==> exp/yarrow <==
// top_cmd_uart
module top_cmd_uart #(
    parameter integer CLOCK_FREQ = 100_000_000,
    parameter integer BAUD_RATE  = 115200
)(
    input  logic       clk,
    input  logic       reset,
    input  logic       RxD,
    output logic       TxD,
    output logic [7:0] led
);
    logic [7:0] rx_byte;
    logic       rx_valid;
    Rx #(
        .clk_freq  (CLOCK_FREQ),
        .baud_rate (BAUD_RATE)
    ) u_rx (
        .clk_fpga   (clk),
        .reset      (reset),
        .RxD        (RxD),
        .RxData     (rx_byte),
        .data_valid (rx_valid)
    );
    logic [7:0] tx_data;
    logic       tx_start;
    logic       tx_free;
    Tx #(
        .CLOCK_FREQ (CLOCK_FREQ),
        .BAUD_RATE  (BAUD_RATE)
    ) u_tx (
        .clk    (clk),
        .reset  (reset),
        .ready  (tx_start),
        .tx_data(tx_data),
        .TxD    (TxD),
        .tdre   (tx_free)
    );
    logic       cmd_ready;
    logic       seq_sel;      
    logic [7:0] n_value;
    logic       cmd_ack;
    command_parser u_parser (
        .clk      (clk),
        .reset    (reset),
        .rx_byte  (rx_byte),
        .rx_valid (rx_valid),
        .cmd_ack  (cmd_ack),
        .cmd_ready(cmd_ready),
        .seq_sel  (seq_sel),
        .n_value  (n_value)
    );
    logic        pad_start, pad_done;
    logic [31:0] pad_res;
    padovan_unit u_pad (
        .clk    (clk),
        .reset  (reset),
        .start  (pad_start),
        .n      (n_value),
        .result (pad_res),
        .done   (pad_done)
    );
    logic        mos_start, mos_done;
    logic [31:0] mos_res;
    moser_unit u_mos (
        .clk    (clk),
        .reset  (reset),
        .start  (mos_start),
        .n      (n_value),
        .result (mos_res),
        .done   (mos_done)
    );
    typedef enum logic [2:0] {
        S_WAIT_CMD,
        S_START_CALC,
        S_WAIT_CALC,
        S_SEND_B0,
        S_SEND_B1,
        S_SEND_B2,
        S_SEND_B3
    } main_state_t;
    main_state_t state;
    logic [31:0] result_reg;
    logic        tx_wait;    
    assign cmd_ack = (state == S_START_CALC);
    assign pad_start = (state == S_START_CALC) && (cmd_ready) && (seq_sel == 1'b0);
  ...
Settings: LEC_CHECK=0, CAP_MARGIN=20, CORE_MARGIN=2, CORE_UTILIZATION=58, CTS_CLUSTER_SIZE=41, SLEW_MARGIN=20, TNS_END_PERCENT=40; clock period 5.39 ns.
run.sh (not shown) runs the stock make flow with config.mk's settings and CLKGATE_MAP_FILE=.
==> inputs of exp/raven, as changes to exp/yarrow <==
ABC_AREA = 1   (was default)
CORE_UTILIZATION = 72   (was 58)
CTS_CLUSTER_DIAMETER = 375   (was default)
CTS_CLUSTER_SIZE = default   (was 41)
TNS_END_PERCENT = default   (was 40)
==> flow/constraint.sdc (replaced) <==
create_clock -name core_clock -period 2.25 [get_ports {clk}]
set_input_delay 0.4500 -clock core_clock [delete_from_list [all_inputs] [get_ports {clk}]]
set_output_delay 0.4500 -clock core_clock [all_outputs]
set_load 0.01 [all_outputs]
==> inputs of exp/zinc, as changes to exp/yarrow <==
CORE_UTILIZATION = 72   (was 58)
CTS_CLUSTER_SIZE = default   (was 41)
PLACE_DENSITY_LB_ADDON = 0.0   (was default)
SETUP_SLACK_MARGIN = 0.82   (was default)
TNS_END_PERCENT = default   (was 40)
==> flow/constraint.sdc (replaced) <==
create_clock -name core_clock -period 2.94 [get_ports {clk}]
set_input_delay 0.5880 -clock core_clock [delete_from_list [all_inputs] [get_ports {clk}]]
set_output_delay 0.5880 -clock core_clock [all_outputs]
set_load 0.01 [all_outputs]
==> inputs of exp/pepper, as changes to exp/yarrow <==
CORE_UTILIZATION = 68   (was 58)
CTS_CLUSTER_SIZE = default   (was 41)
TNS_END_PERCENT = default   (was 40)
==> flow/constraint.sdc (replaced) <==
create_clock -name core_clock -period 2.94 [get_ports {clk}]
set_input_delay 0.5880 -clock core_clock [delete_from_list [all_inputs] [get_ports {clk}]]
set_output_delay 0.5880 -clock core_clock [all_outputs]
set_load 0.01 [all_outputs]
==> qor.csv <==
metric,value,unit
Failed Checks,setup timing,
Worst Setup SP,u_parser.tens[3]$_DFFE_PP0P_,
r2r endpoint,u_parser.n_value[6]$_DFFE_PP0P_,
status,failed layout checks,
logic share of the area,0.3491,
"mux frac, synth",0.001363,
final worst slack,-0.3685,ns
Final Setup Violations,3,
Top Metal Used,met4,
-- figures above: exp/raven

==> qor.csv <==
metric,value,unit
Diodes inserted,0,
R2R Setup Slk,0.19,ns
Top Metal Used,met4,
Worst Setup SP,u_parser.tens[1]$_DFFE_PP0P_,
CP max-delay cell,dfrtp_1,
"mux frac, synth",0.02299,
Multi-In Gates,920,
logic share of the area,0.3716,
final worst slack,0.1857,ns
r2r endpoint,u_parser.n_value[6]$_DFFE_PP0P_,
status,no timing/DRC/antenna violations,
Pint,6.947,mW
Fin Setup TNS,0,ns
-- figures above: exp/pepper

==> qor.csv <==
metric,value,unit
final worst slack,2.200,ns
Final Setup Violations,0,
logic share of the area,0.3726,
Top Metal Used,met4,
r2r endpoint,u_pad.result[15]$_DFFE_PP0P_,
Worst Setup SP,u_pad.i[4]$_SDFFCE_PN0P_,
status,no timing/DRC/antenna violations,
-- figures above: exp/yarrow

==> qor.csv <==
metric,value,unit
status,failed layout checks,
Failed Checks,setup timing,
final worst slack,-0.02601,ns
Final Setup Violations,1,
"mux frac, synth",0.02299,
Routability Congestion,0.9297,
Worst Setup SP,u_pad.p1[7]$_SDFFCE_PN0P_,
logic share of the area,0.3958,
-- figures above: exp/zinc

